== job 3656 ==
// CPU
module CPU(
    input               clk         ,
    input               rstn        ,
    input               rf_dcp_rd   ,
    input [4:0]         rf_addr     ,
    output reg [31:0]   rf_out      ,
    output [7:0]        imem_addr   ,
    input [31:0]        imem_rdata  ,
    output [7:0]        dmem_addr   ,
    output [31:0]       dmem_wdata  ,
    output              dmem_we     ,
    input [31:0]        dmem_rdata  ,
    output              stop
    );
    reg [31:0]   md          ;
    reg [31:0]   y           ;
    wire [31:0]  pc          ;
    wire [31:0]  npc         ;
    reg [31:0]   imm         ;
    reg [31:0]   ir          ;
    reg [31:0]   a           ;
    reg [31:0]   b           ;
    wire [2:0]   branch      ;
    wire         MemRead     ;
    wire         MemWrite    ;
    wire         MemtoReg    ;
    wire [2:0]   ALUOP       ;
    wire         ALUSrc1     ;
    wire [1:0]   ALUSrc2     ;
    wire         RegWrite    ;
    wire [2:0]   zero        ;
    wire [2:0]   mode        ;
    wire         uors        ;
    wire [2:0]   extmode1    ;
    wire [2:0]   extmode2    ;
    wire [2:0]   extmode2_m  ;
    wire         sp_sign     ;
    wire [31:0]  md_ext      ;
  ...
Size: ~1,500 flip-flops, roughly 150 I/O pins, about 78,000 um^2 of cells after synthesis.
export LEC_CHECK = 0
export ABC_AREA = 1
export CAP_MARGIN = 20
export CORE_ASPECT_RATIO = 0.5
export CORE_MARGIN = 2
export CORE_UTILIZATION = 64
export CTS_CLUSTER_DIAMETER = 353
export CTS_CLUSTER_SIZE = 98
export HOLD_SLACK_MARGIN = 0.3
export PLACE_DENSITY = 0.35
export SETUP_SLACK_MARGIN = 1.68
export SLEW_MARGIN = 20
export TNS_END_PERCENT = 10
create_clock -name core_clock -period 5.73 [get_ports {clk}]
run.sh (not shown) runs the stock make flow with config.mk's settings and CLKGATE_MAP_FILE=.
Seen in the log of job 3656: DPL-0033 during detailed placement, after which the run never completed.
Input changes introduced in job 4326 (baseline for comparison: job 3656):
# job 3656
export LEC_CHECK = 0
export ABC_AREA = 1
export CAP_MARGIN = 20
export CORE_ASPECT_RATIO = 0.5
export CORE_MARGIN = 2
export CORE_UTILIZATION = 64
export CTS_CLUSTER_DIAMETER = 353
export CTS_CLUSTER_SIZE = 98
export HOLD_SLACK_MARGIN = 0.3
export PLACE_DENSITY = 0.35
export SETUP_SLACK_MARGIN = 1.68
export SLEW_MARGIN = 20
export TNS_END_PERCENT = 10
create_clock -name core_clock -period 5.73 [get_ports {clk}]
# job 4326
export LEC_CHECK = 0
export CAP_MARGIN = 20
export CORE_MARGIN = 2
export CORE_UTILIZATION = 66
export CTS_CLUSTER_SIZE = 44
export SETUP_SLACK_MARGIN = -0.39
export SLEW_MARGIN = 20
create_clock -name core_clock -period 7.05 [get_ports {clk}]
Notes after the runs:
Job 4326 did not finish; the tool stopped in global routing with error ODB-0269. In the flow results for job 4326 and job 3656, the simple logic cell fraction of the synthesized area is larger on job 3656. Job 4326 vs job 3656 — die height climbed by more than a quarter. Job 4326 vs. job 3656: floorplan row count grew by about 40%, synthesized cell count now sits lower. Looking only at core footprint, and setting everything else aside, the higher value of job 4326 and job 3656 goes to job 3656. Job 4326 vs job 3656 — mux contribution to synthesized area rose 10 points. Re number of cell instances after yosys synthesis: job 4326 and job 3656 aren't equal, and the higher value belongs to job 3656. Post-synth area from yosys stat ended up 0.83% lower on job 4326 than on job 3656.
--- input diff job 4326..job 1794 ---
# job 4326
export LEC_CHECK = 0
export CAP_MARGIN = 20
export CORE_MARGIN = 2
export CORE_UTILIZATION = 66
export CTS_CLUSTER_SIZE = 44
export SETUP_SLACK_MARGIN = -0.39
export SLEW_MARGIN = 20
create_clock -name core_clock -period 7.05 [get_ports {clk}]
# job 1794
export LEC_CHECK = 0
export CAP_MARGIN = 20
export CORE_MARGIN = 2
export CORE_UTILIZATION = 40
export SLEW_MARGIN = 20
create_clock -name core_clock -period 10.5 [get_ports {clk}]
[summary]
Job 1794 against job 4326: instance area at placement lost 1400 um^2, x dimension of the die has increased. The higher overall die height of job 4326 and job 1794 is in job 1794. Detailed placement HPWL ended up 11 mm lower on job 1794 than on job 4326. There was hardly any difference in synthesis area per yosys between job 1794 and job 4326. Post-CTS setup buffer count: lower on job 1794. CTS H-tree depth delta (job 1794 -> job 4326): insignificant. No stage failed in job 1794, and the final checks on the layout all came back clean. Compared with job 4326, standard cell core area in job 1794 increased by more than half. STATUS chip area: job 1794 loses against job 4326. Diff job 4326..job 1794 | yosys cell count | unchanged. Final weighted congestion of routability-driven global placement in job 1794 is 5.4% lower than in job 4326.
Edits applied to the flow inputs when going from job 1794 to job 4615:
# job 1794
export LEC_CHECK = 0
export CAP_MARGIN = 20
export CORE_MARGIN = 2
export CORE_UTILIZATION = 40
export SLEW_MARGIN = 20
create_clock -name core_clock -period 10.5 [get_ports {clk}]
# job 4615
export LEC_CHECK = 0
export CAP_MARGIN = 20
export CORE_MARGIN = 2
export CORE_UTILIZATION = 57
export SETUP_SLACK_MARGIN = 1.82
export SLEW_MARGIN = 20
create_clock -name core_clock -period 6.87 [get_ports {clk}]
Findings:
From the logs: job 4615 reached the end of the flow and failed the layout checks with setup timing.
Looking at via count, job 4615 sits 8.5% higher than job 1794 does.
Summary of job 4615 over job 1794: slack of the critical path decreased 1.47 ns, non-filler instance count after layout decreased about 2.7%, wire length reported by the detailed router increased about 0.47%, sequential share of layout area decreased 2.6 points.
Measured against each other, job 4615 and job 1794 differ in met1 usage, the lower figure coming from job 1794.
Total power: job 4615 above job 1794

---

## run 1
Starting RTL as in the previous note.
export LEC_CHECK = 0
export ABC_AREA = 1
export CAP_MARGIN = 20
export CELL_PAD_IN_SITES_GLOBAL_PLACEMENT = 1
export CORE_ASPECT_RATIO = 1.19
export CORE_MARGIN = 10
export CORE_UTILIZATION = 66
export CTS_CLUSTER_SIZE = 74
export GPL_ROUTABILITY_DRIVEN = 0
export GPL_TIMING_DRIVEN = 0
export HOLD_SLACK_MARGIN = 0.26
export PLACE_DENSITY = 0.58
export SLEW_MARGIN = 25
export TNS_END_PERCENT = 60
create_clock -name core_clock -period 13.7 [get_ports {clk}]
Run 1 terminated abnormally: global placement without I/O (3_1_place_gp_skip_io) reported GPL-0301.
Input-level comparison between run 2 and run 1:
# run 1
export LEC_CHECK = 0
export ABC_AREA = 1
export CAP_MARGIN = 20
export CELL_PAD_IN_SITES_GLOBAL_PLACEMENT = 1
export CORE_ASPECT_RATIO = 1.19
export CORE_MARGIN = 10
export CORE_UTILIZATION = 66
export CTS_CLUSTER_SIZE = 74
export GPL_ROUTABILITY_DRIVEN = 0
export GPL_TIMING_DRIVEN = 0
export HOLD_SLACK_MARGIN = 0.26
export PLACE_DENSITY = 0.58
export SLEW_MARGIN = 25
export TNS_END_PERCENT = 60
create_clock -name core_clock -period 13.7 [get_ports {clk}]
# run 2
export LEC_CHECK = 0
export CAP_MARGIN = 20
export CORE_MARGIN = 2
export CORE_UTILIZATION = 40
export SLEW_MARGIN = 20
create_clock -name core_clock -period 10.2 [get_ports {clk}]
Findings:
- Run 2 reached the final stage; the timing, design-rule and antenna checks on its layout passed.
- In run 2 the mapped cell area turned out 0.83% lower than in run 1.
- | post-synthesis adder-cell area fraction | run 2 vs run 1 | ≈ equal |
- Run 2: overall chip area higher than run 1
- Sort run 2 and run 1 by cell row count asc -> top: run 1
- When run 2 is set beside run 1, its mean instance size in the synthesized netlist turns out to be 2.4 um2 larger.
- The final reports for run 2 and run 1 show fraction of the core area occupied by cells at floorplan lower in the former.
- From run 1 to run 2, number of enable flip-flop cells did not move at all.
- On total cells reported by yosys after synthesis: between run 2 and run 1, it ends up higher for run 1.
- Between run 2 and run 1, the post-synthesis share of cell area spent on xor and xnor gates is lower for run 1.
- Compared with run 1, standard cell core area in run 2 increased by more than half.
Inputs modified between run 2 and run 3:
# run 2
export LEC_CHECK = 0
export CAP_MARGIN = 20
export CORE_MARGIN = 2
export CORE_UTILIZATION = 40
export SLEW_MARGIN = 20
create_clock -name core_clock -period 10.2 [get_ports {clk}]
# run 3
export LEC_CHECK = 0
export CAP_MARGIN = 20
export CORE_MARGIN = 2
export CORE_UTILIZATION = 63
export SETUP_SLACK_MARGIN = 1.77
export SLEW_MARGIN = 20
create_clock -name core_clock -period 6.41 [get_ports {clk}]
Findings:
- In the summary table, run 3 is marked failed, with error ODB-0269 raised in global routing (5_1_grt).
- Max minimum setup slack after placement across run 3 and run 2: run 2
- The horizontal die dimension in run 3 was lower than what run 2 gave.
- Between run 2 and run 3, the total cell area reported by yosys after synthesis does not differ in any meaningful way.
- For the post-placement cell count, run 3 came in 445 lower than run 2 did.
- For y dimension of the die, dividing the value from run 3 by the value from run 2 gives 0.80.
- | multiplexer share of the synthesized area | run 3 vs run 2 | ≈ equal |
- The placeable core region in run 3 sits 37% below the value recorded for run 2.
- The number of buffers inserted during clock tree synthesis number comes out higher for run 2 vs run 3.
- Post-cts repair resize count was higher in the run labelled run 3.
#### Input delta (run 4 over run 3)
# run 3
export LEC_CHECK = 0
export CAP_MARGIN = 20
export CORE_MARGIN = 2
export CORE_UTILIZATION = 63
export SETUP_SLACK_MARGIN = 1.77
export SLEW_MARGIN = 20
create_clock -name core_clock -period 6.41 [get_ports {clk}]
# run 4
export LEC_CHECK = 0
export CAP_MARGIN = 20
export CORE_MARGIN = 2
export CORE_UTILIZATION = 23
export CTS_CLUSTER_SIZE = 59
export SLEW_MARGIN = 25
create_clock -name core_clock -period 10.5 [get_ports {clk}]
==> comparison <==
Run 4 completed; timing, DRC and antenna clean. Compared with run 3, run 4 shows standard cell area after detailed placement that has gone down slightly. Compared run 4 vs run 3, and post-CTS repair timing setup buffer count is down in run 4. Delta (run 4 minus run 3): die extent in y picked up an extra about 65%, quantity of hold-fixing buffers added after cts shows no meaningful change, die area up 170%, HPWL after detailed placement went down by about 8%.
Inputs modified between run 4 and run 5:
# run 4
export LEC_CHECK = 0
export CAP_MARGIN = 20
export CORE_MARGIN = 2
export CORE_UTILIZATION = 23
export CTS_CLUSTER_SIZE = 59
export SLEW_MARGIN = 25
create_clock -name core_clock -period 10.5 [get_ports {clk}]
# run 5
export LEC_CHECK = 0
export CAP_MARGIN = 20
export CORE_MARGIN = 2
export CORE_UTILIZATION = 61
export CTS_CLUSTER_SIZE = 14
export SLEW_MARGIN = 20
create_clock -name core_clock -period 6.52 [get_ports {clk}]
Notes after the runs:
Run 4 and run 5: one clean run, run 4; the rest did not finish clean.
Final checks on run 5, whose flow otherwise completed, came back failing, citing negative setup slack.
Summary of the comparison: post-place setup slack is lower in run 5, relative to run 4.
Compared run 5 vs run 4, and static power due to leakage is up in run 5.
Going from run 4 to run 5, area of combinational cells with multiple inputs grew by a few percent.

---

CPU again, from the RTL that the note above started with.
make LEC_CHECK=0 ABC_AREA=0 CAP_MARGIN=20 CORE_MARGIN=5 CORE_UTILIZATION=58 PLACE_DENSITY_LB_ADDON=0.07 SLEW_MARGIN=15 finish   # period 5.78 ns
The first run finished but failed the layout checks on setup timing.
Rerun with:
Settings changed: ABC_AREA 0 to not set, CORE_MARGIN 5 to 2, CORE_UTILIZATION 58 to 61, PLACE_DENSITY_LB_ADDON 0.07 to not set, SLEW_MARGIN 15 to 20.
Clock period 5.78 ns to 8.28 ns, I/O delays scaled along.
Result:
- Now the flow went through all stages and came out clean
- final cell count decreases by a little under a tenth
- die size goes down by a little under a tenth
- utilization goes down by 1.9 points
- flip-flop count stays the same
- total power came out lower by a quarter to a third
- sequential power falls by a quarter to a third
- clock skew came out lower by 0.021 ns
- global-route usage came out lower by 0.71 points
- register-to-register slack improved by 2.3 ns
- worst setup slack improves by 2.3 ns
Rerun with:
Settings changed: CTS_CLUSTER_DIAMETER set to 29, CTS_CLUSTER_SIZE set to 14, SETUP_SLACK_MARGIN set to 1.53.
Clock period 8.28 ns to 6.52 ns, I/O delays scaled along.
After rerunning:
- Now the flow aborted during 5_1_grt
- die area does not change
- area after synthesis does not change
- synthesized cell count stays the same
Rerun with:
Settings changed: CTS_CLUSTER_DIAMETER 29 to 27, SETUP_SLACK_MARGIN 1.53 to 1.82.
Clock period 6.52 ns to 6.87 ns, I/O delays scaled along.
Result: The changed run finished but failed the layout checks on setup timing. Die size is unchanged. Synthesized cell count is unchanged. Synthesized area stays the same.

---

## job 7899
CPU again, from the RTL that the note above started with.
Settings: LEC_CHECK=0, ABC_AREA=1, CAP_MARGIN=0, CORE_MARGIN=2, CORE_UTILIZATION=72, CTS_CLUSTER_DIAMETER=319, CTS_CLUSTER_SIZE=14, PLACE_DENSITY_LB_ADDON=0.06, SETUP_SLACK_MARGIN=1.17, SLEW_MARGIN=20; clock period 4.11 ns.
Seen in the log of job 7899: GRT-0232 during global routing, after which the run never completed.
--- input diff job 7899..job 7917 ---
diff --git a/flow/config.mk b/flow/config.mk
--- a/flow/config.mk
+++ b/flow/config.mk
@@ -8,2 +8 @@
-export ABC_AREA = 1
-export CAP_MARGIN = 0
+export CAP_MARGIN = 20
@@ -11,2 +10,2 @@
-export CORE_UTILIZATION = 72
-export CTS_CLUSTER_DIAMETER = 319
+export CORE_UTILIZATION = 66
+export CTS_CLUSTER_DIAMETER = 32
@@ -14,2 +13 @@
-export PLACE_DENSITY_LB_ADDON = 0.06
-export SETUP_SLACK_MARGIN = 1.17
+export MAX_ROUTING_LAYER = met4
==> flow/constraint.sdc <==
create_clock -name core_clock -period 6.52 [get_ports {clk}]
set_input_delay 1.3040 -clock core_clock [delete_from_list [all_inputs] [get_ports {clk}]]
set_output_delay 1.3040 -clock core_clock [all_outputs]
set_load 0.01 [all_outputs]
[summary]
Job 7917 never completed, since it errored out during global routing.
As the logs show, job 7899 stopped at global routing after a tool error, so it never reached the end of the flow.
Compared with job 7899, job 7917 shows number of buffers added by the clock tree synthesis step that has gone up by more than 100%.
Across both runs, synthesized cell area was lower for job 7917 than for job 7899.
The mux cell area share after synthesis reported for job 7917 is greater than that of job 7899 by 10 points.
Taking job 7899 as the reference, in job 7917 area figure in the yosys stat output down about 0.8%; total cells reported by yosys after synthesis went down by 2,147; mean instance size in the synthesized netlist now sits higher.
In the tables for job 7917 and job 7899, sequential-to-total area share from yosys stat reads lower with job 7899.
Die: job 7917 bigger than job 7899
Delta (job 7917 minus job 7899): number of H-tree levels shows an increase of 1; instance count of the mapped netlist has decreased.
--- input diff job 7917..job 8419 ---
diff --git a/flow/config.mk b/flow/config.mk
--- a/flow/config.mk
+++ b/flow/config.mk
@@ -11,2 +11 @@
-export CTS_CLUSTER_DIAMETER = 32
-export CTS_CLUSTER_SIZE = 14
+export CTS_CLUSTER_DIAMETER = 27
@@ -13,0 +13 @@
+export SETUP_SLACK_MARGIN = 1.82
==> flow/constraint.sdc <==
create_clock -name core_clock -period 6.87 [get_ports {clk}]
set_input_delay 1.3740 -clock core_clock [delete_from_list [all_inputs] [get_ports {clk}]]
set_output_delay 1.3740 -clock core_clock [all_outputs]
set_load 0.01 [all_outputs]
Notes after the runs:
FAIL job 8419 @ global routing: tool exited with error
As far as number of storage elements in the synthesis netlist goes, job 8419 and job 7917 are indistinguishable; the numbers are identical.
In the flow results for job 8419 and job 7917, the number of cells upsized or downsized after cts is larger on job 7917.
Higher detailed placement HPWL among job 8419 and job 7917: job 7917
In job 8419 relative to job 7917, cell area reported after detailed placement had gone down slightly.
The number of buffers inserted during clock tree synthesis number comes out higher for job 8419 vs job 7917.
Job 8419 ends up with a routability congestion estimate from global placement that is 1.0% higher than in job 7917.
Relative to job 8419, the following input files were edited for job 8505:
diff --git a/flow/config.mk b/flow/config.mk
--- a/flow/config.mk
+++ b/flow/config.mk
@@ -10,4 +10,2 @@
-export CORE_UTILIZATION = 66
-export CTS_CLUSTER_DIAMETER = 27
-export MAX_ROUTING_LAYER = met4
-export SETUP_SLACK_MARGIN = 1.82
+export CORE_UTILIZATION = 62
+export CTS_CLUSTER_SIZE = 98
==> flow/constraint.sdc <==
create_clock -name core_clock -period 5.73 [get_ports {clk}]
set_input_delay 1.1460 -clock core_clock [delete_from_list [all_inputs] [get_ports {clk}]]
set_output_delay 1.1460 -clock core_clock [all_outputs]
set_load 0.01 [all_outputs]
==> comparison <==
The flow completed for job 8505, but it is not clean: the layout still shows setup timing. Aoi/oai-family share of the synthesized area: job 8505 vs job 8419 identical. Summary of job 8505 over job 8419: sum of net half-perimeters after detailed placement moved up, chip area in the Yosys report now sits at about the same level, area after synthesis neither gained nor lost much. When job 8505 is measured against job 8419, its count of H-tree levels built during CTS turns out 1 lower. Job 8505 vs job 8419 on number of buffers inserted during clock tree synthesis: job 8505 is the lower one. Synthesized netlist cell count came out exactly the same in job 8505 and job 8419. Job 8505 ended up with a lower final RePlAce weighted congestion than job 8419 did. From job 8505 to job 8419, mux share of post-synthesis cell area did not move at all.
No activity file was given, so power comes from the tool's default toggle rates.
